## fjord
// cnn_layer1
module cnn_layer1 (
    input         clk,
    input         rst,
    input  [7:0]  pix_in,
    input         pix_valid,
    output [15:0] mp_out0,
    output        mp_valid0,
    output [15:0] mp_out1,
    output        mp_valid1,
    output [15:0] mp_out2,
    output        mp_valid2
);
    wire [71:0] win_data;
    wire        win_valid;
    imageBuffer #(.dataWidth(8),.kernelWidth(3),.kernelHeight(3),.imageWidth(28)) IB (
        .i_clk(clk),
        .i_rst(rst),
        .i_pixel_data(pix_in),
        .i_pixel_data_valid(pix_valid),
        .o_data(win_data),
        .o_data_valid(win_valid)
    );
    Conv_ReLu_MaxPool #(.ConvKernel(1)) CRM1 (
        .inputData(win_data), .inputValid(win_valid), .clk(clk), .rst(rst),
        .MP_Out(mp_out0), .MPOut_valid(mp_valid0));
    Conv_ReLu_MaxPool #(.ConvKernel(2)) CRM2 (
        .inputData(win_data), .inputValid(win_valid), .clk(clk), .rst(rst),
        .MP_Out(mp_out1), .MPOut_valid(mp_valid1));
    Conv_ReLu_MaxPool #(.ConvKernel(3)) CRM3 (
        .inputData(win_data), .inputValid(win_valid), .clk(clk), .rst(rst),
        .MP_Out(mp_out2), .MPOut_valid(mp_valid2));
endmodule
Size in the first run: roughly 62 I/O pins, about 140000 sq um of cells after synthesis.
make LEC_CHECK=0 CAP_MARGIN=20 CORE_ASPECT_RATIO=1.3 CORE_MARGIN=2 CORE_UTILIZATION=72 CTS_CLUSTER_DIAMETER=32 GPL_TIMING_DRIVEN=1 MAX_ROUTING_LAYER=met4 MIN_ROUTING_LAYER=met1 PLACE_DENSITY_LB_ADDON=0.01 SETUP_SLACK_MARGIN=2.61 SLEW_MARGIN=35 finish   # period 11.7 ns
run.sh (not shown) runs the stock make flow with config.mk's settings and CLKGATE_MAP_FILE=.
Tool error GRT-0116 stopped fjord during global routing; no final results.
--- input diff fjord..maple ---
- a deleted MIN_ROUTING_LAYER that had been met1
- a deleted CTS_CLUSTER_DIAMETER that had been 32
- a deleted GPL_TIMING_DRIVEN that had been 1
- a change of SLEW_MARGIN from 35 to 20
- a deleted CORE_ASPECT_RATIO that had been 1.3
- a change of CORE_UTILIZATION from 72 to 40
- an added PLACE_DENSITY of 0.6
- a deleted PLACE_DENSITY_LB_ADDON that had been 0.01
- a deleted SETUP_SLACK_MARGIN that had been 2.61
- a deleted MAX_ROUTING_LAYER that had been met4
- a change of the clock period (ns, I/O delays scaled along) from 11.7 to 12.7
[summary]
Comparing maple against fjord, there is no change at all in number of buffer cells added on primary ports.
Of fjord and maple, fjord shows the higher number of levels in the clock H-tree, with maple below it.
In maple relative to fjord, total placed instance area had gone up slightly.
Per the comparison of maple with fjord, quantity of gates resized following cts fell 591, chip height went up.
maple finished every stage and its layout cleared the timing, DRC and antenna checks.
Relative to maple, the following input files were edited for nickel:
- putting PLACE_DENSITY_LB_ADDON at 0.01 where nothing was set
- putting CORE_ASPECT_RATIO at 1.3 where nothing was set
- putting MAX_ROUTING_LAYER at met4 where nothing was set
- putting GPL_TIMING_DRIVEN at 1 where nothing was set
- clearing PLACE_DENSITY, which used to be 0.6
- putting TNS_END_PERCENT at 5 where nothing was set
- putting MIN_ROUTING_LAYER at met1 where nothing was set
- swapping 40 for 72 in CORE_UTILIZATION
- putting CTS_CLUSTER_SIZE at 47 where nothing was set
- putting CTS_CLUSTER_DIAMETER at 32 where nothing was set
- swapping 20 for 35 in SLEW_MARGIN
- putting SETUP_SLACK_MARGIN at 4.44 where nothing was set
- swapping 12.7 for 15.0 in the clock period (ns, I/O delays scaled along)
Findings:
nickel: it failed with a tool error in global routing, so there are no final results.
Max post-CTS repair timing setup buffer count across nickel and maple: nickel
For the height of the die, nickel came in 87 um lower than maple did.
Between nickel and maple, it is nickel whose die size is lower, by about 44%.
Diff maple..nickel | xor-xnor portion of the synthesized cell area | negligible

---

Starting RTL as in the previous note.
clock: 17.6 ns
lec_check: 0
abc_area: 1
cap_margin: 20
cell_pad_in_sites_detail_placement: 1
core_aspect_ratio: 0.84
core_margin: 2
core_utilization: 70
cts_cluster_diameter: 303
cts_cluster_size: 86
gpl_timing_driven: 1
setup_slack_margin: 2.37
slew_margin: 20
The starting point aborted during global routing.
==> next run, changes <==
Settings changed: CELL_PAD_IN_SITES_DETAIL_PLACEMENT 1 to unset, CORE_ASPECT_RATIO 0.84 to 0.56, CORE_UTILIZATION 70 to 43, CTS_CLUSTER_DIAMETER 303 to unset, CTS_CLUSTER_SIZE 86 to 45, GPL_ROUTABILITY_DRIVEN set to 0, GPL_TIMING_DRIVEN 1 to unset, SETUP_SLACK_MARGIN 2.37 to 5.0, TNS_END_PERCENT set to 90.
Clock period 17.6 ns to 16.8 ns, I/O delays scaled along.
Effect: The new run produced a clean layout; die size went up by well over a third; synthesized cell count does not change; synthesized area is unchanged.
==> next run, changes <==
Settings changed: ABC_AREA 1 to unset, CORE_ASPECT_RATIO 0.56 to unset, CORE_UTILIZATION 43 to 70, CTS_CLUSTER_SIZE 45 to unset, GPL_ROUTABILITY_DRIVEN 0 to unset, PLACE_DENSITY set to 0.6, SETUP_SLACK_MARGIN 5.0 to 1.5, TNS_END_PERCENT 90 to unset.
Clock period 16.8 ns to 10.7 ns, I/O delays scaled along.
With this change the flow finished but failed the layout checks on capacitance limit, slew limit, setup timing.
Die size decreases by well over a third.
Maximum frequency decreases by a few percent.
Wire length increases by roughly a tenth.
Final area increases slightly.
Clock-buffer cell count decreases by 4.
Non-clock buffer count increases by 540.
Critical path depth decreases by 3.
==> next run, changes <==
Settings changed: CORE_ASPECT_RATIO set to 1.3, CTS_CLUSTER_DIAMETER set to 32, GPL_TIMING_DRIVEN set to 1, HOLD_SLACK_MARGIN set to -0.07, MAX_ROUTING_LAYER set to met4, MIN_ROUTING_LAYER set to met1, PLACE_DENSITY 0.6 to unset, PLACE_DENSITY_LB_ADDON set to 0.01, SETUP_SLACK_MARGIN 1.5 to 4.44, SLEW_MARGIN 20 to 35.
Clock period 10.7 ns to 13.0 ns, I/O delays scaled along.
Outcome: This time the run went through all stages and came out clean. Clock skew falls by 12 ps. Clock-buffer cell count goes up by 121. Die size barely changes. Global-route usage is higher by 2.4 points. Wire length goes down by 0.95%. Cell count hardly moves. Cell area grows by 1.7%.
==> next run, changes <==
Settings changed: CORE_ASPECT_RATIO 1.3 to unset, CORE_UTILIZATION 70 to 72, CTS_CLUSTER_DIAMETER 32 to unset, GPL_TIMING_DRIVEN 1 to unset, HOLD_SLACK_MARGIN -0.07 to unset, MAX_ROUTING_LAYER met4 to unset, MIN_ROUTING_LAYER met1 to unset, PLACE_DENSITY_LB_ADDON 0.01 to 0.0, SETUP_SLACK_MARGIN 4.44 to 2.05, SLEW_MARGIN 35 to 20.
Clock period 13.0 ns to 6.92 ns, I/O delays scaled along.
The changed run did not get past global routing. Area after synthesis does not change. Synthesized cell count stays the same. Die area falls by 2.8%.
==> next run, changes <==
Settings changed: CORE_UTILIZATION 72 to 40, PLACE_DENSITY set to 0.6, PLACE_DENSITY_LB_ADDON 0.0 to unset, SETUP_SLACK_MARGIN 2.05 to 0.15.
Clock period 6.92 ns to 12.7 ns, I/O delays scaled along.
Result:
- The changed run finished clean
- die size increases by 79%
- area after synthesis does not change
- synthesized cell count stays the same

---

before:
cnn_layer1 again, from the RTL that the note above started with.
==> flow/config.mk <==
export PLATFORM = sky130hd
export DESIGN_NAME = cnn_layer1
export DESIGN_NICKNAME = cnn_layer1
export VERILOG_FILES = /design/flow/design.v
export SDC_FILE = /design/flow/constraint.sdc
export NUM_CORES = 4
export LEC_CHECK = 0
export ABC_AREA = 1
export CAP_MARGIN = 20
export CELL_PAD_IN_SITES_DETAIL_PLACEMENT = 1
export CELL_PAD_IN_SITES_GLOBAL_PLACEMENT = 2
export CORE_MARGIN = 4
export CORE_UTILIZATION = 26
export CTS_CLUSTER_SIZE = 31
export GPL_ROUTABILITY_DRIVEN = 0
export GPL_TIMING_DRIVEN = 0
export HOLD_SLACK_MARGIN = -0.09
export MAX_ROUTING_LAYER = met4
export MIN_ROUTING_LAYER = met2
export PLACE_DENSITY_LB_ADDON = 0.21
export SETUP_SLACK_MARGIN = 1.8
export SLEW_MARGIN = 20
export TNS_END_PERCENT = 65
==> flow/constraint.sdc <==
create_clock -name core_clock -period 14.0 [get_ports {clk}]
set_input_delay 2.8000 -clock core_clock [delete_from_list [all_inputs] [get_ports {clk}]]
set_output_delay 2.8000 -clock core_clock [all_outputs]
set_load 0.01 [all_outputs]
before ran in full, but the layout does not pass; the checks complain about capacitance limit, slew limit.
#### Input delta (after over before)
Settings: removing TNS_END_PERCENT (formerly 65); removing CELL_PAD_IN_SITES_DETAIL_PLACEMENT (formerly 1); removing SETUP_SLACK_MARGIN (formerly 1.8); setting CTS_CLUSTER_DIAMETER to 393 for the first time; changing CORE_UTILIZATION from 26 to 71; removing GPL_ROUTABILITY_DRIVEN (formerly 0); removing PLACE_DENSITY_LB_ADDON (formerly 0.21); setting PLACE_DENSITY to 0.42 for the first time; removing CELL_PAD_IN_SITES_GLOBAL_PLACEMENT (formerly 2); changing CTS_CLUSTER_SIZE from 31 to 98; removing MIN_ROUTING_LAYER (formerly met2); changing CORE_MARGIN from 4 to 2; removing MAX_ROUTING_LAYER (formerly met4); removing GPL_TIMING_DRIVEN (formerly 0); removing HOLD_SLACK_MARGIN (formerly -0.09); changing the clock period (ns, I/O delays scaled along) from 14.0 to 5.88.
Results
Post-CTS repair timing setup buffer count: after vs before up 530%. No final results exist for after, since it was stopped by error GRT-0232 during global routing (5_1_grt). For die span in x, dividing the value from after by the value from before gives 0.60. Note that the full die area recorded for before amounts to 2.7 times the value seen in after. CTS buffer count ends up higher on before. Between before and after, cell area reported after detailed placement increased. before -> after: synthesized cell count delta 0, exact match. Row worst-case clock buffer depth: after lower / before higher. after vs before — placed wire-length estimate climbed slightly. after vs. before: placement-stage worst setup slack went down by 5.15 ns. The area after synthesis was comparable across after and before. before -> after: placeable core region decreased by more than half.
